==> flow/design.v (excerpt) <==
module bfp_comp (
    input logic clk,
    input logic rst,
    input logic  [63:0] s_axis_tdata,
    input logic  [ 7:0] s_axis_tkeep,
    input logic s_axis_tvalid,
    input logic s_axis_tlast,
    input logic  [31:0] s_axis_tuser,
    output logic [63:0] m_axis_tdata,
    output logic [ 7:0] m_axis_tkeep,
    output logic m_axis_tvalid,
    output logic m_axis_tlast,
    output logic [31:0] m_axis_tuser,
    input logic  [ 3:0] ctrl_ud_comp_meth,
    input logic  [ 3:0] ctrl_ud_iq_width
);
  logic [63:0] s_axis_tdata_reversed;
  logic [63:0] data0;
  logic        valid0;
  logic        last0;
  logic [31:0] user0;
  logic        sync0;
  logic [ 3:0] ud_iq_width;
  logic [63:0] d0_data;
  logic [ 2:0] d0_state;
  logic        d0_valid;
  logic        d0_sync;
  logic        d0_last;
  logic [31:0] fifo_din;
  logic        fifo_wr;
  logic [31:0] fifo_dout;
  logic        fifo_rd;
  assign s_axis_tdata_reversed = bfp_pkg::byte_reverse(s_axis_tdata);
  always_ff @(posedge clk) begin
    data0  <= s_axis_tdata_reversed;
    valid0 <= s_axis_tvalid;
    last0  <= s_axis_tlast;
    user0  <= s_axis_tuser;
  end
  always_ff @(posedge clk) begin
    if (rst || (valid0 && last0)) begin
      sync0 <= 1'b0;
    end else if (valid0) begin
      sync0 <= 1'b1;
    end
  end
  assign fifo_din = user0;
  assign fifo_wr  = valid0 && ~sync0;
  assign fifo_rd  = d0_valid & ~d0_sync;
  always_ff @(posedge clk) begin
    if (fifo_rd) begin
      m_axis_tuser <= fifo_dout;
    end
  end
  always_ff @(posedge clk) begin
    if (ctrl_ud_comp_meth == 1) begin
      ud_iq_width <= ctrl_ud_iq_width;
    end else begin
      ud_iq_width <= '0;
    end
  end
  bfp_comp_exp i_exp (
      .clk        (clk),
      .rst        (rst),
      .din_data   (data0),
      .din_valid  (valid0),
  ...
Size: about 8200 cells after synthesis, ~2300 flip-flops, ~220 I/O pins, about 93000 um2 of cells after synthesis.
Settings: LEC_CHECK=0, ABC_AREA=1, CAP_MARGIN=20, CORE_MARGIN=5, CORE_UTILIZATION=58, MAX_ROUTING_LAYER=met5, PLACE_DENSITY=0.6, SLEW_MARGIN=20, TNS_END_PERCENT=5; clock period 7.74 ns.
run.sh (not shown) runs the stock make flow with config.mk's settings and CLKGATE_MAP_FILE=.
Change:
Settings changed: CORE_UTILIZATION 58 to 32, TNS_END_PERCENT 5 to not set.
Result: The changed run completed without violations. Clock skew grows by 0.037 ns. Power barely changes. Global-route usage shrinks by 13 points. Fmax shrinks by 2.6%. Synthesized cell count does not change. Register-to-register slack got worse by 0.15 ns. Hold slack improved by 0.0061 ns. Via count shrinks by 0.74%. Core utilization shrinks by 29 points. Synthesized area does not change. Worst setup slack got worse by 0.15 ns.
Change:
Settings changed: CORE_UTILIZATION 32 to 65, CTS_CLUSTER_DIAMETER set to 41.
Clock period 7.74 ns to 8.28 ns, I/O delays scaled along.
Result:
- The new run completed without violations
- via count rises by about 3.5%
- first-iteration DRC count climbs by about 18%
- utilization went up by 37 points
- power falls by 3.0%
- critical path depth falls by 3
- global-route usage is higher by 16 points
- routed wire length came out lower by about 2.2%
- synthesized area stays the same
- worst setup slack improves by 0.033 ns
Change:
Settings changed: ABC_AREA 1 to not set, CORE_MARGIN 5 to 2, CORE_UTILIZATION 65 to 40, CTS_CLUSTER_DIAMETER 41 to not set, MAX_ROUTING_LAYER met5 to not set, PLACE_DENSITY 0.6 to not set.
Clock period 8.28 ns to 8.138 ns, I/O delays scaled along.
Effect: The new run completed with no timing, DRC or antenna violations; sequential power stays flat; total power drops by 13%; utilization came out lower by 28 points.

---

bfp_comp again, from the RTL that the note above started with.
export LEC_CHECK = 0
export ABC_AREA = 0
export CAP_MARGIN = 20
export CORE_MARGIN = 5
export CORE_UTILIZATION = 70
export MAX_ROUTING_LAYER = met5
export PLACE_DENSITY = 0.6
export SLEW_MARGIN = 20
create_clock -name core_clock -period 4.42 [get_ports {clk}]
The starting point completed and failed the layout checks on setup timing.
Edit:
- CORE_MARGIN: 5 -> 2
- CORE_UTILIZATION: 70 -> 69
- CTS_CLUSTER_SIZE: not set -> 88
- TNS_END_PERCENT: not set -> 5
- clock period: 4.42 -> 8.64 ns (I/O delays scaled with it)
The new run passed the timing, DRC and antenna checks.
Total power falls by 50%.
Synthesized cell count stays the same.
Routed wire length fell by 4.7%.
Synthesized area stays the same.
Maximum frequency fell by 22%.
Power is estimated from default activity; no workload was simulated.
